==> v29 <==
==> flow/design.v <==
module mult_unsigned #(
		parameter WIDTHA = 16,
		parameter WIDTHB = 24,
		parameter PIPELINE_DEPTH = 4
)
(
	input clk,rst,
	input [WIDTHA -1 :0] A,
	input [WIDTHB -1 :0] B,
	output [WIDTHA + WIDTHB - 1:0] result
);
reg [WIDTHA -1 :0] rA;
reg [WIDTHB -1 :0] rB;
reg [WIDTHA + WIDTHB - 1:0] M [PIPELINE_DEPTH-1:0];
integer i;
always @(posedge clk or posedge rst)
begin
	if (rst) begin
		rA <= 0;
		rB <= 0;
		for (i=0; i<PIPELINE_DEPTH; i=i+1)
		  M[i] <=0;
		end
	else
	begin
		rA <= A;
		rB <= B;
		M[0] <= rA * rB;
		for (i=0; i<PIPELINE_DEPTH-1; i=i+1)
			M[i+1] <= M[i];
	end
end
assign result = M[PIPELINE_DEPTH-1];
endmodule
==> flow/run.sh <==
#!/bin/bash
# the make line also repeats each setting of config.mk as NAME=value (left out here)
make -C /OpenROAD-flow-scripts/flow DESIGN_CONFIG=/design/flow/config.mk WORK_HOME=/design/flow/orfs CLKGATE_MAP_FILE= finish
==> flow/config.mk <==
export PLATFORM = sky130hd
export DESIGN_NAME = mult_unsigned
export DESIGN_NICKNAME = mult_unsigned
export VERILOG_FILES = /design/flow/design.v
export SDC_FILE = /design/flow/constraint.sdc
export NUM_CORES = 4
export LEC_CHECK = 0
export ABC_AREA = 0
export CAP_MARGIN = 20
export CELL_PAD_IN_SITES_GLOBAL_PLACEMENT = 3
export CORE_ASPECT_RATIO = 0.58
export CORE_MARGIN = 5
export CORE_UTILIZATION = 70
export CTS_CLUSTER_DIAMETER = 96
export CTS_CLUSTER_SIZE = 66
export GPL_TIMING_DRIVEN = 0
export HOLD_SLACK_MARGIN = 0.15
export MAX_ROUTING_LAYER = met4
export MIN_ROUTING_LAYER = met1
export PLACE_DENSITY_LB_ADDON = 0.15
export SETUP_SLACK_MARGIN = 0.09
export SLEW_MARGIN = 5
export TNS_END_PERCENT = 80
==> flow/constraint.sdc <==
create_clock -name core_clock -period 5.15 [get_ports {clk}]
set_input_delay 1.0300 -clock core_clock [delete_from_list [all_inputs] [get_ports {clk}]]
set_output_delay 1.0300 -clock core_clock [all_outputs]
set_load 0.01 [all_outputs]
==> v33: changes against v29 <==
==> flow/config.mk (replaced) <==
export PLATFORM = sky130hd
export DESIGN_NAME = mult_unsigned
export DESIGN_NICKNAME = mult_unsigned
export VERILOG_FILES = /design/flow/design.v
export SDC_FILE = /design/flow/constraint.sdc
export NUM_CORES = 4
export LEC_CHECK = 0
export CAP_MARGIN = 20
export CORE_MARGIN = 2
export CORE_UTILIZATION = 72
export MAX_ROUTING_LAYER = met4
export SLEW_MARGIN = 20
==> flow/constraint.sdc (replaced) <==
create_clock -name core_clock -period 7.4 [get_ports {clk}]
set_input_delay 1.4800 -clock core_clock [delete_from_list [all_inputs] [get_ports {clk}]]
set_output_delay 1.4800 -clock core_clock [all_outputs]
set_load 0.01 [all_outputs]
==> summary.txt <==
Notes on the flow run.

- The die is about 160 µm wide.
- The floorplan die area is approximately 26000 µm², for reference.
- The floorplan has between 50 and 60 rows.
- Non-clock buffers make up 4.31% of the layout cell area.
- The via count of the routed design is around 12k, for reference.
- The utilization of the core after routing is about four fifths, for reference.
- The count of non-filler cells in the finished layout is ~2k, for reference.
- During I/O placement, the number of pins put on the boundary was slightly above 80.
- The number of antenna diodes is 0, for reference.
- The flow ran to the end and the layout has no timing, DRC or antenna violations.
- Before placement the cells fill roughly 73% of the core.
- The overall routing resource usage is around a third, for reference.
- The kind of end point of the critical path is a flip-flop, for reference.
- The xor and xnor fraction of the mapped netlist area is between 1.5 and 2%, for reference.
- The hold path startpoint is M[2][25]$_DFF_PP0_, for reference.
- The fraction of synthesis flops using an asynchronous set or reset pin is ~100%, for reference.
- The total area inside the core boundary comes to 24100 µm².
- The floorplan die height is about 160 µm, for reference.
- The clock buffers instantiated in the layout total 17.
Source of the figures above: v33

==> summary.txt <==
Notes on the physical implementation.

- According to the floorplan log, the row count is roughly 44.
- The most frequent cell after synthesis is sky130_fd_sc_hd__inv_1, for reference.
- The post-synthesis adder-cell area fraction is between 40% and 50%, for reference.
- The synthesized flop and latch total is around 200, for reference.
- The floorplan die area is between 20000 and 30000 µm², for reference.
- Per the post-synthesis stats, the area per cell is between 10 and 15 µm².
- The total of warnings raised by yosys is 2, for reference.
- The core box area is between 20000 and 25000 µm², for reference.
- The xor and xnor fraction of the mapped netlist area is around 1.8%, for reference.
- The count of different cell masters after synthesis is between 50 and 60, for reference.
- The yosys synthesis chip area is about 18000 µm², for reference.
- The floorplan die height is ~130 µm, for reference.
- The tool reported: "[ERROR FLW-0024] Place density exceeds 1.0 (current PLACE_DENSITY_LB_ADDON =  0.15). Please check if the value of  PLACE_DENSITY_LB_ADDON is between 0 and 0.99".
- The flow stopped in 3_1_place_gp_skip_io.
- Of all flip-flops after synthesis, the portion carrying an async set or reset was roughly 100%.
- The fraction of the mapped netlist area in simple logic gates is a little over an eighth, for reference.
- The initial standard-cell utilization of the core is 70.7%, for reference.
- The flow did not finish.
- Measured along the x axis, the die boundary spans around 220 µm.
Source of the figures above: v29



==> quartz: inputs <==
Starts from the design.v that is shown in full above.
clock: 5.65 ns
lec_check: 0
abc_area: 1
cap_margin: 20
cell_pad_in_sites_global_placement: 0
core_margin: 2
core_utilization: 72
cts_cluster_diameter: 349
cts_cluster_size: 33
hold_slack_margin: 0.21
min_routing_layer: met1
place_density: 0.63
slew_margin: 10
tns_end_percent: 50
run.sh (not shown) runs the stock make flow with config.mk's settings and CLKGATE_MAP_FILE=.
==> willow (differences from quartz) <==
ABC_AREA = not set   (was 1)
CELL_PAD_IN_SITES_GLOBAL_PLACEMENT = not set   (was 0)
CORE_UTILIZATION = 65   (was 72)
CTS_CLUSTER_DIAMETER = not set   (was 349)
CTS_CLUSTER_SIZE = not set   (was 33)
HOLD_SLACK_MARGIN = not set   (was 0.21)
MIN_ROUTING_LAYER = not set   (was met1)
PLACE_DENSITY = not set   (was 0.63)
SLEW_MARGIN = 20   (was 10)
TNS_END_PERCENT = not set   (was 50)
==> flow/constraint.sdc (replaced) <==
create_clock -name core_clock -period 5.44 [get_ports {clk}]
set_input_delay 1.0880 -clock core_clock [delete_from_list [all_inputs] [get_ports {clk}]]
set_output_delay 1.0880 -clock core_clock [all_outputs]
set_load 0.01 [all_outputs]
==> results.sh <==
# flow metrics
export IMPL_setup_viol=22
export IMPL_so_violations="setup timing"
export IMPL_fin_skew_ns=0.01661
export IMPL_taps=341
export IMPL_fin_ws_ns=-0.5339
export IMPL_dp_cells=2163
export IMPL_status="failed layout checks"
export IMPL_use_met3=0.03644
export IMPL_cp_arrival_ns=6.32
The numbers above come from willow.

==> results.sh <==
# flow metrics
export IMPL_status="finished clean"
export IMPL_use_met3=0.06742
export IMPL_cp_arrival_ns=5.92
export IMPL_fin_ws_ns=0.06969
export IMPL_dp_cells=2494
The numbers above come from quartz.



==> run a: inputs <==
RTL: the design.v shown in full above, as it stands there.
==> flow/config.mk <==
export PLATFORM = sky130hd
export DESIGN_NAME = mult_unsigned
export DESIGN_NICKNAME = mult_unsigned
export VERILOG_FILES = /design/flow/design.v
export SDC_FILE = /design/flow/constraint.sdc
export NUM_CORES = 4
export LEC_CHECK = 0
export ABC_AREA = 1
export CAP_MARGIN = 20
export CORE_MARGIN = 2
export CORE_UTILIZATION = 72
export CTS_CLUSTER_SIZE = 39
export PLACE_DENSITY_LB_ADDON = 0.28
export SLEW_MARGIN = 20
==> flow/constraint.sdc <==
create_clock -name core_clock -period 4.85 [get_ports {clk}]
set_input_delay 0.9700 -clock core_clock [delete_from_list [all_inputs] [get_ports {clk}]]
set_output_delay 0.9700 -clock core_clock [all_outputs]
set_load 0.01 [all_outputs]
==> inputs of run b, as changes to run a <==
==> flow/config.mk (replaced) <==
export PLATFORM = sky130hd
export DESIGN_NAME = mult_unsigned
export DESIGN_NICKNAME = mult_unsigned
export VERILOG_FILES = /design/flow/design.v
export SDC_FILE = /design/flow/constraint.sdc
export NUM_CORES = 4
export LEC_CHECK = 0
export CAP_MARGIN = 35
export CORE_MARGIN = 2
export CORE_UTILIZATION = 40
export HOLD_SLACK_MARGIN = 0.11
export SLEW_MARGIN = 20
==> flow/constraint.sdc (replaced) <==
create_clock -name core_clock -period 8.0 [get_ports {clk}]
set_input_delay 1.6000 -clock core_clock [delete_from_list [all_inputs] [get_ports {clk}]]
set_output_delay 1.6000 -clock core_clock [all_outputs]
set_load 0.01 [all_outputs]
==> inputs of run c, as changes to run a <==
--- a/flow/config.mk
+++ b/flow/config.mk
@@ -9,6 +9,5 @@
 export CAP_MARGIN = 20
 export CORE_MARGIN = 2
 export CORE_UTILIZATION = 72
-export CTS_CLUSTER_SIZE = 39
-export PLACE_DENSITY_LB_ADDON = 0.28
 export SLEW_MARGIN = 20
+export TNS_END_PERCENT = 100
==> flow/constraint.sdc (replaced) <==
create_clock -name core_clock -period 5.59 [get_ports {clk}]
set_input_delay 1.1180 -clock core_clock [delete_from_list [all_inputs] [get_ports {clk}]]
set_output_delay 1.1180 -clock core_clock [all_outputs]
set_load 0.01 [all_outputs]
==> results <==
Final GP Congestion: run a 0.942; run c 0.910; run b 0.862
Die ar.: run a 0.0269 mm^2; run c 0.0269 mm^2; run b 0.0456 mm^2
Final count of pins violating max slew: run a -; run c 0; run b 0
Clock Skew: run a -; run c 0.0214 ns; run b 0.0154 ns
Logic area: run a -; run c 0.0111 mm^2; run b 0.0109 mm^2
Post-placement cell count: run a 2575; run c 2514; run b 2258
Achievable clock frequency: run a -; run c 0.182 GHz; run b 0.154 GHz
Run status: run a aborted with a tool error; run c no timing/DRC/antenna violations; run b no timing/DRC/antenna violations
Stage where the flow stopped: run a 5_1_grt; run c -; run b -
Number of warnings the tools reported: run a -; run c 30; run b 28
Worst-case headroom to the max-slew limit: run a -; run c 26.8%; run b 39.0%
Final count of negative-setup-slack endpoints: run a -; run c 0; run b 0
Non-clock buffers, area share: run a -; run c 8.48%; run b 4.62%
Parity-gate share of the synthesized area counting xor and xnor cells: run a 1.04%; run c 1.04%; run b 1.80%
Basic Gates by Area: run a 15.0%; run c 15.0%; run b 13.3%
Kind of launch point of the worst setup path: run a -; run c register; run b register
Post-synth top area share: run a 33.2%; run c 33.2%; run b 34.9%
Netlist area before placement: run a 0.0184 mm^2; run c 0.0184 mm^2; run b 0.0175 mm^2
Buf+Inv Stages, Crit Path: run a -; run c 7; run b 3
Worst setup timing slack at the placement stage: run a -0.689 ns; run c -0.0830 ns; run b 1.48 ns


==> run A <==
RTL: the design.v shown in full above, as it stands there.
Settings: LEC_CHECK=0, CAP_MARGIN=20, CELL_PAD_IN_SITES_GLOBAL_PLACEMENT=1, CORE_MARGIN=2, CORE_UTILIZATION=40, CTS_CLUSTER_DIAMETER=341, CTS_CLUSTER_SIZE=99, HOLD_SLACK_MARGIN=-0.07, SETUP_SLACK_MARGIN=1.06, SLEW_MARGIN=20; clock period 8.0 ns.
==> run K: changes against run A <==
Settings changed: ABC_AREA set to 1, CELL_PAD_IN_SITES_GLOBAL_PLACEMENT 1 to not set, CORE_UTILIZATION 40 to 72, CTS_CLUSTER_DIAMETER 341 to not set, CTS_CLUSTER_SIZE 99 to not set, HOLD_SLACK_MARGIN -0.07 to not set, MAX_ROUTING_LAYER set to met4, SETUP_SLACK_MARGIN 1.06 to not set.
==> flow/constraint.sdc (replaced) <==
create_clock -name core_clock -period 4.33 [get_ports {clk}]
set_input_delay 0.8660 -clock core_clock [delete_from_list [all_inputs] [get_ports {clk}]]
set_output_delay 0.8660 -clock core_clock [all_outputs]
set_load 0.01 [all_outputs]
==> run C: changes against run A <==
Settings changed: CELL_PAD_IN_SITES_GLOBAL_PLACEMENT 1 to 0, CORE_UTILIZATION 40 to 26, CTS_CLUSTER_SIZE 99 to 95, PLACE_DENSITY set to 0.89, SETUP_SLACK_MARGIN 1.06 to not set, SLEW_MARGIN 20 to 15, TNS_END_PERCENT set to 20.
==> impl_metrics.ini <==
; physical design summary
[die]
die_w_um = 164

[status]
status = aborted with a tool error
error_line = [ERROR GRT-0232] Routing congestion too high. Check the congestion heatmap in the GUI.
haltStage = 5_1_grt

[logic_synthesis]
ys_area_mm2 = 0.0184
ys_sh_aoi_pct = 1.68
synth.top_cell.area_share_pct = 33.2
synthTopCellsByCount = inv_1, nand2_1, fa_1, dfrtp_1, ha_1

[placed_design]
dpl-instance-area_mm2 = 0.0211
hpwl_um = 36900

[clock_tree]
cts_setup_buffers = 38
[end of results for run K]
==> impl_metrics.ini <==
; flow metrics
[cells_and_area]
stdcell_count = 2582

[logic_synthesis]
synthTopCellsByCount = inv_1, fa_1, nand2_1, dfrtp_1, and2_1
ys_area_mm2 = 0.0175
synth.top_cell.area_share_pct = 34.9

[die]
die_w_um = 264

[placed_design]
hpwl_um = 29200
dpl-instance-area_mm2 = 0.0192

[status]
status = finished clean

[detailed_routing]
met1_length_um = 13600

[critical_path]
crit_cells = 21
cpMostUsedCell = fa_1
worstSetupStartpointType = flip-flop

[clock_tree]
cts_setup_buffers = 0
[end of results for run C]
==> impl_metrics.ini <==
; flow metrics
[clock_tree]
clk_path_buf_depth = 2

[placed_design]
dpl-instance-area_mm2 = 0.0189
hpwl_um = 31200

[logic_synthesis]
synth.top_cell.area_share_pct = 34.9
netlist_area_mm2 = 0.0175
ys_area_mm2 = 0.0175
ys_sh_aoi_pct = 4.43
ys_sh_xor_pct = 1.80
synthTopCellsByCount = inv_1, fa_1, nand2_1, dfrtp_1, and2_1
synth.avg_cell_area_um2 = 10.6

[job]
warnings = 26

[status]
status = finished clean

[critical_path]
crit_cells = 18
[end of results for run A]


==> inputs of try-maple <==
// mult_unsigned: RTL as listed in full above, without the edits since
clock: 8.0 ns
lec_check: 0
cap_margin: 20
core_margin: 2
core_utilization: 40
slew_margin: 20
==> try-sierra: changes against try-maple <==
==> flow/constraint.sdc (replaced) <==
create_clock -name core_clock -period 6.61 [get_ports {clk}]
set_input_delay 1.3220 -clock core_clock [delete_from_list [all_inputs] [get_ports {clk}]]
set_output_delay 1.3220 -clock core_clock [all_outputs]
set_load 0.01 [all_outputs]
==> try-juniper: changes against try-maple <==
--- a/flow/config.mk
+++ b/flow/config.mk
@@ -6,6 +6,12 @@
 export NUM_CORES = 4
 export LEC_CHECK = 0
 export CAP_MARGIN = 20
+export CELL_PAD_IN_SITES_GLOBAL_PLACEMENT = 1
 export CORE_MARGIN = 2
-export CORE_UTILIZATION = 40
+export CORE_UTILIZATION = 26
+export CTS_CLUSTER_DIAMETER = 341
+export CTS_CLUSTER_SIZE = 95
+export HOLD_SLACK_MARGIN = -0.07
+export PLACE_DENSITY = 0.89
 export SLEW_MARGIN = 20
+export TNS_END_PERCENT = 20
==> comparison table <==
Endpoint of the most critical register-to-register path: try-sierra M[0][38]$_DFF_PP0_; try-juniper M[0][38]$_DFF_PP0_; try-maple M[0][39]$_DFF_PP0_
Met1 Resource Use GR: try-sierra 21.5%; try-juniper 13.8%; try-maple 21.5%
Number of standard cells in the layout, taps in and fillers out: try-sierra 2317; try-juniper 2577; try-maple 2289
Path length in cells of the critical path: try-sierra 19; try-juniper 21; try-maple 18
Setup slack of the critical path after layout: try-sierra 0.310 ns; try-juniper 1.48 ns; try-maple 1.48 ns
Number of clock buffers in the layout: try-sierra 19; try-juniper 17; try-maple 19
Final net count: try-sierra 2179; try-juniper 2151; try-maple 2152
Number of detailed-routing iterations run before antenna repair: try-sierra 5; try-juniper 7; try-maple 4
Outcome: try-sierra no timing/DRC/antenna violations; try-juniper no timing/DRC/antenna violations; try-maple no timing/DRC/antenna violations
Required time at the worst-slack endpoint: try-sierra 7.00 ns; try-juniper 8.38 ns; try-maple 8.34 ns
Placed Area: try-sierra 19100 sq um; try-juniper 19200 sq um; try-maple 18900 sq um
Growth of design area from synthesis to finish: try-sierra 12.2%; try-juniper 13.1%; try-maple 11.0%
